## alu
module alu(
    input clk,
    input rst,
    input [31:0] op_a,         
    input [31:0] op_b,         
    input [2:0] op_code,       
    input mode_fp,             
    input round_mode,          
    input start,               
    output reg [31:0] result,  
    output reg valid_out,      
    output reg [4:0] flags     
);
    localparam OP_ADD = 3'b000;   
    localparam OP_SUB = 3'b001;   
    localparam OP_MUL = 3'b010;   
    localparam OP_DIV = 3'b011;   
    localparam SP_SIGN_POS = 31;
    localparam SP_EXP_MSB = 30;
    localparam SP_EXP_LSB = 23;
    localparam SP_MANT_MSB = 22;
    localparam SP_MANT_LSB = 0;
    localparam SP_EXP_BIAS = 127;
    localparam SP_EXP_WIDTH = 8;
    localparam SP_MANT_WIDTH = 23;
    localparam HP_SIGN_POS = 15;
    localparam HP_EXP_MSB = 14;
    localparam HP_EXP_LSB = 10;
    localparam HP_MANT_MSB = 9;
    localparam HP_MANT_LSB = 0;
    localparam HP_EXP_BIAS = 15;
    localparam HP_EXP_WIDTH = 5;
    localparam HP_MANT_WIDTH = 10;
    wire sign_a, sign_b, result_sign;
    wire [7:0] exp_a, exp_b;
    wire [22:0] mant_a, mant_b;
    wire [7:0] result_exp;
    wire [22:0] result_mant;
    wire [31:0] encoded_result;
    wire is_nan_a, is_nan_b, is_inf_a, is_inf_b, is_zero_a, is_zero_b;
    wire is_denorm_a, is_denorm_b;
    reg [2:0] state;
    localparam IDLE = 3'b000;
    localparam DECODE = 3'b001;
    localparam COMPUTE = 3'b010;
    localparam NORMALIZE = 3'b011;
    localparam ENCODE = 3'b100;
    localparam DONE = 3'b101;
    reg [31:0] temp_a, temp_b;
    reg [2:0] current_op;
    reg current_mode;
    reg current_round_mode;
    reg [1:0] mul_counter;
    ieee754_decoder decoder_inst (
        .mode_fp(current_mode),
        .fp_a(temp_a),
        .fp_b(temp_b),
        .sign_a(sign_a),
        .sign_b(sign_b),
        .exp_a(exp_a),
        .exp_b(exp_b),
        .mant_a(mant_a),
        .mant_b(mant_b),
        .is_nan_a(is_nan_a),
  ...
Settings: LEC_CHECK=0, ABC_AREA=0, CAP_MARGIN=20, CORE_ASPECT_RATIO=1.13, CORE_MARGIN=2, CORE_UTILIZATION=54, CTS_CLUSTER_DIAMETER=58, CTS_CLUSTER_SIZE=43, GPL_ROUTABILITY_DRIVEN=1, GPL_TIMING_DRIVEN=1, MAX_ROUTING_LAYER=met5, PLACE_DENSITY_LB_ADDON=0.01, SLEW_MARGIN=0; clock period 12.2 ns.
run.sh (not shown) runs the stock make flow with config.mk's settings and CLKGATE_MAP_FILE=.
The starting point produced a layout that fails on setup timing.
==> next run, changes <==
Settings changed: ABC_AREA 0 to not set, CORE_ASPECT_RATIO 1.13 to not set, CORE_MARGIN 2 to 3, CORE_UTILIZATION 54 to 35, CTS_CLUSTER_DIAMETER 58 to not set, CTS_CLUSTER_SIZE 43 to not set, GPL_TIMING_DRIVEN 1 to not set, MAX_ROUTING_LAYER met5 to not set, PLACE_DENSITY set to 0.91, PLACE_DENSITY_LB_ADDON 0.01 to not set, SETUP_SLACK_MARGIN set to -1.27, SLEW_MARGIN 0 to 20.
Clock period 12.2 ns to 15.2 ns, I/O delays scaled along.
After rerunning: The new run finished with setup timing left. Area after synthesis stays the same. Wire length climbs by 1.5%. Cell area drops by 5.6%. Global-route usage drops by 15 points. Utilization drops by 26 points. First-iteration DRC count climbs by 32%. Sequential power drops by 20%. Power drops by 23%.
==> next run, changes <==
Settings changed: CORE_MARGIN 3 to 2, CORE_UTILIZATION 35 to 51, CTS_CLUSTER_SIZE set to 97, GPL_ROUTABILITY_DRIVEN 1 to not set, PLACE_DENSITY 0.91 to not set, SETUP_SLACK_MARGIN -1.27 to not set.
Clock period 15.2 ns to 12.2 ns, I/O delays scaled along.
=> The new run ran to the end with violations: setup timing; die size decreases by a quarter to a third; via count decreases by a few percent; final area increases by a few percent; power increases by a quarter to a third; critical path depth decreases by 8; wire length decreases slightly; clock skew decreases by 31 ps; sequential share of layout area decreases by 0.69 points; clock power increases by a quarter to a third.
==> next run, changes <==
Settings changed: CORE_MARGIN 2 to 3, CORE_UTILIZATION 51 to 35, CTS_CLUSTER_SIZE 97 to not set, GPL_ROUTABILITY_DRIVEN set to 0, SETUP_SLACK_MARGIN set to 1.93.
Clock period 12.2 ns to 15.2 ns, I/O delays scaled along.
Now the flow ran to the end with no violations.
Wire length goes down by about 3%.
Register-to-register slack gains 2500 ps.
Core utilization shrinks by 22 points.
Clock power shrinks by about 18%.
Count of clock-buffer cells in the layout rose by 5.
==> next run, changes <==
Settings changed: CELL_PAD_IN_SITES_DETAIL_PLACEMENT set to 1, CORE_MARGIN 3 to 2, CORE_UTILIZATION 35 to 40, GPL_ROUTABILITY_DRIVEN 0 to not set, MAX_ROUTING_LAYER set to met4, SETUP_SLACK_MARGIN 1.93 to not set, TNS_END_PERCENT set to 35.
After rerunning:
- clock-buffer cell count drops by 7
- core utilization climbs by 5.2 points
- synthesized area stays the same
- setup slack got worse by 50 ps
- final cell count drops by 2.1%
- clock skew is about the same
==> next run, changes <==
Settings changed: CELL_PAD_IN_SITES_DETAIL_PLACEMENT 1 to not set, CORE_UTILIZATION 40 to 30, MAX_ROUTING_LAYER met4 to not set, TNS_END_PERCENT 35 to not set.
Clock period 15.2 ns to 14.7 ns, I/O delays scaled along.
Sequential share of layout area came out lower by 0.87 points; die area came out higher by 33%; design area came out higher by 6.1%; setup slack is worse by 120 ps; global-route usage came out lower by 11 points; synthesized area does not change; fmax came out higher by 2.6%; final cell count came out higher by 11%; combinational power came out higher by about 3%.

* * *

alu again, from the RTL that the note above started with.
export LEC_CHECK = 0
export ABC_AREA = 1
export CAP_MARGIN = 20
export CORE_ASPECT_RATIO = 1.13
export CORE_MARGIN = 2
export CORE_UTILIZATION = 58
export CTS_CLUSTER_DIAMETER = 32
export CTS_CLUSTER_SIZE = 43
export GPL_ROUTABILITY_DRIVEN = 1
export GPL_TIMING_DRIVEN = 1
export HOLD_SLACK_MARGIN = 0.27
export MAX_ROUTING_LAYER = met4
export PLACE_DENSITY_LB_ADDON = 0.07
export SETUP_SLACK_MARGIN = 1.45
export SLEW_MARGIN = 20
create_clock -name core_clock -period 8.34 [get_ports {clk}]
The baseline did not get past global routing (5_1_grt) (GRT-0116).
Edit:
- ABC_AREA: 1 -> not set
- CORE_ASPECT_RATIO: 1.13 -> not set
- CORE_UTILIZATION: 58 -> 35
- CTS_CLUSTER_DIAMETER: 32 -> not set
- CTS_CLUSTER_SIZE: 43 -> not set
- GPL_ROUTABILITY_DRIVEN: 1 -> not set
- GPL_TIMING_DRIVEN: 1 -> not set
- HOLD_SLACK_MARGIN: 0.27 -> not set
- MAX_ROUTING_LAYER: met4 -> not set
- PLACE_DENSITY_LB_ADDON: 0.07 -> not set
- SETUP_SLACK_MARGIN: 1.45 -> not set
- clock period: 8.34 -> 15.2 ns (I/O delays scaled with it)
Effect: The changed run ran to the end with no violations. Synthesized cell count decreases by 6.4%. Synthesized area increases by 3.6%. Die area increases by 71%.

* * *

== the previous run ==
alu again, from the RTL that the note above started with.
Design alu, start of the top module:
module alu(
    input clk,
    input rst,
    input [31:0] op_a,         
    input [31:0] op_b,         
    input [2:0] op_code,       
    input mode_fp,             
    input round_mode,          
    input start,               
    output reg [31:0] result,  
    output reg valid_out,      
    output reg [4:0] flags     
);
clock: 18.2 ns
lec_check: 0
abc_area: 0
cap_margin: 20
core_aspect_ratio: 1.13
core_margin: 10
core_utilization: 54
cts_cluster_diameter: 26
cts_cluster_size: 43
gpl_routability_driven: 1
gpl_timing_driven: 0
max_routing_layer: met5
min_routing_layer: met1
place_density: 0.93
slew_margin: 0
tns_end_percent: 45
--- input diff the previous run..the current run ---
Settings: clearing TNS_END_PERCENT, which used to be 45; swapping 43 for 97 in CTS_CLUSTER_SIZE; swapping 0 for 1 in ABC_AREA; clearing MAX_ROUTING_LAYER, which used to be met5; swapping 10 for 2 in CORE_MARGIN; swapping 54 for 72 in CORE_UTILIZATION; swapping 0 for 20 in SLEW_MARGIN; clearing MIN_ROUTING_LAYER, which used to be met1; clearing CORE_ASPECT_RATIO, which used to be 1.13; clearing GPL_TIMING_DRIVEN, which used to be 0; clearing CTS_CLUSTER_DIAMETER, which used to be 26; clearing GPL_ROUTABILITY_DRIVEN, which used to be 1; clearing PLACE_DENSITY, which used to be 0.93; swapping 18.2 for 21.5 in the clock period (ns, I/O delays scaled along).
==> comparison <==
The current run finished end to end and its layout was clean on timing, DRC and antenna. The current run: combinational cell fraction of total power higher than the previous run. The current run has wire length below what the previous run had. The higher sequential share of layout area of the previous run and the current run is in the current run. Going from the previous run to the current run, final setup skew up 7.5 ps, post-route worst setup slack up 2780 ps, sequential power share up 4.1 points. Floorplan check, the current run vs the previous run: die outline smaller in the current run.

* * *

Setup of north:
Starting RTL as in the previous note.
export LEC_CHECK = 0
export ABC_AREA = 0
export CAP_MARGIN = 20
export CORE_ASPECT_RATIO = 1.13
export CORE_MARGIN = 3
export CORE_UTILIZATION = 70
export CTS_CLUSTER_DIAMETER = 356
export CTS_CLUSTER_SIZE = 45
export GPL_ROUTABILITY_DRIVEN = 1
export GPL_TIMING_DRIVEN = 1
export MAX_ROUTING_LAYER = met4
export PLACE_DENSITY_LB_ADDON = 0.02
export SETUP_SLACK_MARGIN = 3.22
export SLEW_MARGIN = 20
create_clock -name core_clock -period 12.2 [get_ports {clk}]
Tool error GRT-0232 stopped north during global routing (5_1_grt); no final results.
Modified inputs, south compared to north
- SETUP_SLACK_MARGIN: 3.22 -> unset
- GPL_TIMING_DRIVEN: 1 -> unset
- GPL_ROUTABILITY_DRIVEN: 1 -> unset
- CTS_CLUSTER_DIAMETER: 356 -> unset
- PLACE_DENSITY: unset -> 0.87
- PLACE_DENSITY_LB_ADDON: 0.02 -> unset
- CTS_CLUSTER_SIZE: 45 -> 64
- CORE_UTILIZATION: 70 -> 56
- CORE_ASPECT_RATIO: 1.13 -> 0.88
- CORE_MARGIN: 3 -> 2
- the clock period (ns, I/O delays scaled along): 12.2 -> 21.5
==> comparison <==
south ran to completion and came out clean on the timing, design-rule and antenna checks. [compare] base=north new=south: number of H-tree levels climbed 1; synthesized cell count ~0 delta; placed wire-length estimate after detailed placement shrank by 15%; die size +16000 sq um.
Input-level comparison between east and south:
- removing ABC_AREA (formerly 0)
- removing PLACE_DENSITY (formerly 0.87)
- removing MAX_ROUTING_LAYER (formerly met4)
- removing CTS_CLUSTER_SIZE (formerly 64)
- changing CORE_UTILIZATION from 56 to 13
- removing CORE_ASPECT_RATIO (formerly 0.88)
- changing the clock period (ns, I/O delays scaled along) from 21.5 to 19.7
Findings:
- In the flow results for east and south, the length of routed met2 wiring is smaller on south.
- The die size of east exceeds that of south by 320%.
- [compare] base=south new=east: layout-stage area growth over the synthesis result picked up an extra 11 points; final clock skew saw a decrease; smallest hold slack neither gained nor lost much.
- Diff south -> east: endpoint required time on the critical path shows a reduction of 1.80 ns, combined global-route utilization of all metal layers shows a reduction of 29 points, clock-buffer cell count shows a reduction of 2.
- STATUS wire length: east loses against south
- Between east and south, it is east whose y dimension of the die is higher, by 120%.
- Re clock period minus final worst setup slack: east and south aren't equal, and the lower value belongs to east.
Power is estimated from default activity; no workload was simulated.
